==> job 9701 <==
==> flow/design.v <==
module adc_mul                   
(
    input  logic         clk_i,                                                
    input  logic         rst_i,                                                
    input  logic [11:0]  x_i,                                                  
    input  logic [11:0]  y_i,                                                  
    input  logic [11:0]  z_i,                                                  
    output logic [11:0]  fp_o                                                  
); 
    logic [31:0]    x_fp;                                                        
    logic [31:0]    y_fp;                                                        
    logic [31:0]    z_fp;                                                        
    logic [31:0]    mul_o_fp;                                                    
    logic [31:0]    div_o_fp;                                                    
    logic [31:0]    x_ffp;                                                       
    fixed_to_float converter1 (	
								.clk_i	    (clk_i) ,
								.rst_i	    (rst_i) ,
                                .fixed_in   (x_i)  ,
                                .float_out  (x_fp)  
                               );    
    fixed_to_float converter2 (
	 							.clk_i	    (clk_i) ,
								.rst_i	    (rst_i) ,
                                .fixed_in   (y_i)   ,
                                .float_out  (y_fp)  
                              );
    fixed_to_float converter3 (
	 							.clk_i      (clk_i) ,
								.rst_i		(rst_i) ,
                                .fixed_in   (z_i)   ,
                                .float_out  (z_fp)  
                              );
    qdiv_f div1 (
		.clk_i		    (clk_i)		    ,
		.rst_i			(rst_i)		    ,
        .a_i            (y_fp)          ,
        .b_i            (z_fp)          ,
        .result_o       (div_o_fp)
    );
    always_ff @( posedge clk_i or posedge rst_i ) begin 
        if(rst_i)begin
            x_ffp <= '0;
        end
        else  begin
            x_ffp <= x_fp;
        end
    end    
    qmul_f mul1 (
		.clk_i 	    	(clk_i)			,
		.rst_i   		(rst_i)		    ,
        .a_i            (x_ffp)         ,
        .b_i            (div_o_fp)      ,
        .result_o       (mul_o_fp)
    );
    float_to_fixed converter4 (	
								.clk_i 		    (clk_i)		     ,
								.rst_i			(rst_i)			 ,
                                .float_input    (mul_o_fp)       ,
                                .fixed_out      (fp_o)
                              );
endmodule
module fixed_to_float ( 
                            input  logic        clk_i       ,
                            input  logic        rst_i       ,
                            input  logic [11:0] fixed_in    ,                                    
                            output logic [31:0] float_out                                        
                      );
    logic [7:0]  exponent;                                                                       
    logic [22:0] mantissa;                                                                       
    logic [11:0] temp_fixed;                                                                     
    logic [4:0]  leading_zeros;                                                                  
    always_comb begin
        temp_fixed = 12'b0;         
        leading_zeros = 5'b0;
        exponent = 8'b0;
        mantissa = 23'b0;
        if (fixed_in == 12'b0) begin
            leading_zeros = 5'd12;                                                                 
        end else begin
    if (fixed_in[11:6] != 6'b000000) begin
        if (fixed_in[11:9] != 3'b000)
            leading_zeros = (fixed_in[11]) ? 5'd0 : (fixed_in[10]) ? 5'd1 : 5'd2;
        else
            leading_zeros = (fixed_in[8]) ? 5'd3 : (fixed_in[7]) ? 5'd4 : 5'd5;
    end else begin
        if (fixed_in[5:3] != 3'b000)
            leading_zeros = (fixed_in[5]) ? 5'd6 : (fixed_in[4]) ? 5'd7 : 5'd8;
        else
            leading_zeros = (fixed_in[2]) ? 5'd9 : (fixed_in[1]) ? 5'd10 : 5'd11;
    end
        end
        if (fixed_in != 0) begin
            exponent = 8'd127 + (5'd11 - leading_zeros);
            temp_fixed = fixed_in << leading_zeros;                                            
            mantissa = temp_fixed[10:0] << 23'd12;    
        end
    end
    always_ff @( posedge clk_i or posedge rst_i ) begin 
        if  (rst_i) begin
            float_out <= 32'b0;
        end
        else  begin
            float_out <=  {1'b0, exponent, mantissa};                                                   
        end
    end
endmodule
 module qdiv_f #(
    parameter I = 9,
    parameter F = 23,
    parameter bias = 8'd127
)
(
    input  logic             clk_i,
    input  logic             rst_i,
    input  logic [(I+F-1):0] a_i,                                                
    input  logic [(I+F-1):0] b_i,                                                
    output logic [(I+F-1):0] result_o                                            
);
    logic                 sign_a;
    logic   [(I-2):0]     exp_a;
    logic   [(F-1):0]     mant_a;
    logic   [F:0]         mant_a_extended;
    logic                 sign_b;
    logic   [(I-2):0]     exp_b;
    logic   [(F-1):0]     mant_b;
    logic   [F:0]         mant_b_extended;
    logic                 result_sign;
    logic   [(I-2):0]     exp_diff;
    logic   [(2*F)+1:0]   mant_quotient;                                         
    logic   [(F-1):0]     result_mant;
    logic   [(I-2):0]     result_exp;
    logic   [(I+F-1):0]   result;
    logic   [(I+F-1):0] zero_result, infinity_result, NaN;
    assign zero_result     = {result_sign, 31'b0};                               
    assign infinity_result = {result_sign, 8'b11111111, 23'b0};                  
    assign NaN             = 32'h7FC00000;                                       
    assign sign_a          = a_i[(I+F-1)];
    assign exp_a           = a_i[(I+F-2):F];
    assign mant_a          = a_i[(F-1):0];
    assign mant_a_extended = (exp_a == 0) ? {1'b0, mant_a} : {1'b1, mant_a};
    assign sign_b          = b_i[(I+F-1)];
    assign exp_b           = b_i[(I+F-2):F];
    assign mant_b          = b_i[(F-1):0];
    assign mant_b_extended = (exp_b == 0) ? {1'b0, mant_b} : {1'b1, mant_b};
    assign result_sign = sign_a ^ sign_b;
    always_comb begin
        exp_diff = '0;
        mant_quotient = '0;                                        
        result_mant = '0;
        result_exp = '0;
        if (exp_a == 0 && mant_a == 0 && exp_b == 0 && mant_b == 0) begin
            result = NaN;
        end else if (exp_a == 0 && mant_a == 0) begin
            result = zero_result;
        end else if (exp_b == 0 && mant_b == 0) begin
            result = infinity_result;
        end else if (exp_a == 8'b11111111 || exp_b == 8'b11111111) begin
            if (exp_a == 8'b11111111 && exp_b == 8'b11111111) begin
                result = NaN;                                                    
            end else begin
                result = infinity_result;                                        
            end
        end else begin
            exp_diff = exp_a - exp_b + bias;
            mant_quotient = {mant_a_extended, {(F+1){1'b0}}} / mant_b_extended;    
            if (mant_quotient[F+1]) begin
                result_mant = mant_quotient[F:1];                                
                result_exp = exp_diff;                                           
            end else begin
                result_mant = mant_quotient[F-1:0];                              
                result_exp = exp_diff - 8'd1;                                    
            end
            if (result_exp >= 8'b11111111) begin         
                result = infinity_result;                                        
            end else if (result_exp <= 0) begin     
                result = zero_result;                                            
            end else begin
                result = {result_sign, result_exp, result_mant};                 
            end
        end
    end
    always_ff @( posedge clk_i or posedge rst_i ) begin 
        if (rst_i) begin
            result_o    <=   '0;            
        end
        else begin
            result_o    <=   result;
        end
    end
endmodule
module qmul_f #(
    parameter I     = 9,                                                                                            
    parameter F     = 23,                                                                                           
    parameter bias  = 8'd127                                                                                           
)(
    input  logic             clk_i,                                                                                 
    input  logic             rst_i,
    input  logic [(I+F-1):0] a_i,                                                                                   
    input  logic [(I+F-1):0] b_i,                                                                                   
    output logic [(I+F-1):0] result_o                                                                               
);
    logic sign_a;
    logic [(I-2):0] exp_a;
    logic [(F-1):0] mant_a;
    logic [F:0]     mant_a_extended;
    logic sign_b;
    logic [(I-2):0] exp_b;
    logic [(F-1):0] mant_b;
    logic [F:0]     mant_b_extended;
    logic               result_sign;
    logic [(I-2):0]     exp_sum;                                                                                     
    logic [(F*2)+1:0]   mant_product;                                                                                
    logic [(F-1):0]     result_mant;
    logic [(I-2):0]     result_exp;
    logic [(I+F-1):0]   result;
    logic [(I+F-1):0] zero_result, infinity_result, NaN;
    assign zero_result     = {1'b0, {(I+F-1){1'b0}}};                                                                
    assign infinity_result = {1'b0, 8'b11111111, {F{1'b0}}};                                                        
    assign NaN             = {1'b0, 8'b11111111, 23'b10000000};                                                      
    assign sign_a          = a_i[(I+F-1)];
    assign exp_a           = a_i[(I+F-2):F];
    assign mant_a          = a_i[(F-1):0];
    assign mant_a_extended = (exp_a == 0) ? {1'b0, mant_a} : {1'b1, mant_a};                                         
    assign sign_b          = b_i[(I+F-1)];
    assign exp_b           = b_i[(I+F-2):F];
    assign mant_b          = b_i[(F-1):0];
    assign mant_b_extended = (exp_b == 0) ? {1'b0, mant_b} : {1'b1, mant_b};                                         
    assign result_sign = sign_a ^ sign_b;
    always_comb begin
        exp_sum = '0;
        mant_product = '0;
        result_mant = '0;
        result_exp = '0;
        if ((exp_a == 0 && mant_a == 0) || (exp_b == 0 && mant_b == 0)) begin
            result = zero_result;                                                                                    
        end 
        else if ((exp_a == 8'b11111111 && mant_a == 0) || (exp_b == 8'b11111111 && mant_b == 0)) begin
            result = infinity_result;                                                                                
        end 
        else if ((exp_a == 8'b11111111 && mant_a != 0) || (exp_b == 8'b11111111 && mant_b != 0)) begin
            result = NaN;                                                                                            
        end 
        else begin
            exp_sum = exp_a + exp_b - bias;
            mant_product = mant_a_extended * mant_b_extended;
            if (mant_product[(2*F) + 1]) begin
                result_mant = mant_product[(2*F):(F+1)];                                                               
                result_exp = exp_sum + 8'd1;                                                                            
            end 
            else begin
                result_mant = mant_product[(2*F)-1:F];                                                               
                result_exp = exp_sum;                                                                                
            end
            if (result_exp >= 8'b11111111) begin
                result = infinity_result;                                                                            
            end 
            else if (result_exp <= 0) begin
                result = zero_result;                                                                                
            end 
            else begin
                result = {result_sign, result_exp, result_mant};                                                     
            end
        end
    end
    always_ff @( posedge clk_i or posedge rst_i ) begin
        if (rst_i) 
            result_o    <=   '0;
        else
            result_o    <=   result;
    end 
endmodule
module float_to_fixed
(
    input   logic        clk_i,
    input   logic        rst_i,
    input   logic [31:0] float_input,                                                                         
    output  logic [11:0] fixed_out                                                                            
);
    logic        sign;
    logic [7:0]  exponent;
    logic [23:0] mantissa;
    logic [23:0] temp_fixed;                                                                                  
    logic [7:0]  exponent_bias;                                                                               
    logic [8:0]  actual_exponent;
    logic [11:0] fixed_output;
    always_comb begin
        actual_exponent = 9'b0;
        exponent_bias = 8'd127;
        sign        = float_input[31];                                                                      
        exponent    = float_input[30:23];
        mantissa    = {1'b1, float_input[22:0]};                                                              
        temp_fixed  = 24'b0;
        if (exponent < exponent_bias) begin
            fixed_output = 12'b0;
        end else if (exponent == 8'hFF) begin
            fixed_output = (float_input[22:0] == 23'b0) ? 12'b111111111111 : 12'b000000000000;                        
        end else begin
            actual_exponent = exponent - exponent_bias;
            if (actual_exponent < 0 && sign == 1'b1 ) begin                                                                   
                fixed_output = 12'b0;                                                                        
            end else if (actual_exponent >= 12) begin                                                        
                fixed_output    = 12'b111111111111;                                                             
            end else begin                                                                                   
                temp_fixed = mantissa >> (9'd23 - actual_exponent);                                          
                fixed_output = temp_fixed[11:0];                                                             
            end
        end
    end
    always_ff @( posedge clk_i or posedge rst_i ) begin
        if (rst_i) begin
            fixed_out     <=   12'b0;
        end
        else begin
            fixed_out     <=   fixed_output;
        end        
    end
endmodule
==> flow/run.sh <==
#!/bin/bash
# the make line also repeats each setting of config.mk as NAME=value (left out here)
make -C /OpenROAD-flow-scripts/flow DESIGN_CONFIG=/design/flow/config.mk WORK_HOME=/design/flow/orfs CLKGATE_MAP_FILE= finish
==> flow/config.mk <==
export PLATFORM = sky130hd
export DESIGN_NAME = adc_mul
export DESIGN_NICKNAME = adc_mul
export VERILOG_FILES = /design/flow/design.v
export SDC_FILE = /design/flow/constraint.sdc
export NUM_CORES = 4
export LEC_CHECK = 0
export CAP_MARGIN = 20
export CELL_PAD_IN_SITES_GLOBAL_PLACEMENT = 1
export CORE_ASPECT_RATIO = 0.5
export CORE_MARGIN = 8
export CORE_UTILIZATION = 40
export CTS_CLUSTER_DIAMETER = 101
export CTS_CLUSTER_SIZE = 98
export HOLD_SLACK_MARGIN = -0.07
export PLACE_DENSITY_LB_ADDON = 0.02
export SLEW_MARGIN = 10
export TNS_END_PERCENT = 15
==> flow/constraint.sdc <==
create_clock -name core_clock -period 95.0 [get_ports {clk_i}]
set_input_delay 19.0000 -clock core_clock [delete_from_list [all_inputs] [get_ports {clk_i}]]
set_output_delay 19.0000 -clock core_clock [all_outputs]
set_load 0.01 [all_outputs]
==> inputs of job 4274, as changes to job 9701 <==
==> flow/config.mk (replaced) <==
export PLATFORM = sky130hd
export DESIGN_NAME = adc_mul
export DESIGN_NICKNAME = adc_mul
export VERILOG_FILES = /design/flow/design.v
export SDC_FILE = /design/flow/constraint.sdc
export NUM_CORES = 4
export LEC_CHECK = 0
export CAP_MARGIN = 20
export CORE_MARGIN = 2
export CORE_UTILIZATION = 58
export SLEW_MARGIN = 20
==> flow/constraint.sdc (replaced) <==
create_clock -name core_clock -period 50.2 [get_ports {clk_i}]
set_input_delay 10.0400 -clock core_clock [delete_from_list [all_inputs] [get_ports {clk_i}]]
set_output_delay 10.0400 -clock core_clock [all_outputs]
set_load 0.01 [all_outputs]
==> inputs of job 7002, as changes to job 9701 <==
==> flow/config.mk (replaced) <==
export PLATFORM = sky130hd
export DESIGN_NAME = adc_mul
export DESIGN_NICKNAME = adc_mul
export VERILOG_FILES = /design/flow/design.v
export SDC_FILE = /design/flow/constraint.sdc
export NUM_CORES = 4
export LEC_CHECK = 0
export ABC_AREA = 1
export CAP_MARGIN = 20
export CORE_MARGIN = 2
export CORE_UTILIZATION = 58
export SLEW_MARGIN = 20
==> flow/constraint.sdc (replaced) <==
create_clock -name core_clock -period 77.7 [get_ports {clk_i}]
set_input_delay 15.5400 -clock core_clock [delete_from_list [all_inputs] [get_ports {clk_i}]]
set_output_delay 15.5400 -clock core_clock [all_outputs]
set_load 0.01 [all_outputs]
==> inputs of job 7470, as changes to job 9701 <==
==> flow/config.mk (replaced) <==
export PLATFORM = sky130hd
export DESIGN_NAME = adc_mul
export DESIGN_NICKNAME = adc_mul
export VERILOG_FILES = /design/flow/design.v
export SDC_FILE = /design/flow/constraint.sdc
export NUM_CORES = 4
export LEC_CHECK = 0
export CAP_MARGIN = 20
export CELL_PAD_IN_SITES_DETAIL_PLACEMENT = 1
export CORE_MARGIN = 2
export CORE_UTILIZATION = 40
export HOLD_SLACK_MARGIN = 0.27
export MIN_ROUTING_LAYER = met2
export SLEW_MARGIN = 20
export TNS_END_PERCENT = 60
==> notes <==
Job 4274 ran to the end with violations: setup timing. Job 7470 reached the layout checks and failed them: capacitance limit, slew limit. Job 7002 went through all stages and came out clean. Job 9701 completed without violations.
Final area: job 9701 < job 7470 < job 7002 < job 4274.
Wire length: job 4274 is lower than job 7470 (about 6.5%).
First-iteration DRC count, lowest first: job 9701, job 7002, job 4274, job 7470.
Via count: job 4274 is higher than job 9701 (20%).
The highest register-to-register slack belongs to job 7002, the lowest to job 4274.
Between job 4274 and job 9701, the lower critical path depth is in job 9701 (gap 29).
The highest sequential share of layout area belongs to job 9701, the lowest to job 4274.
Global-route usage: job 9701 < job 7002 < job 4274 < job 7470.
Worst hold slack: job 7002 is lower than job 7470 (0.017 ns).
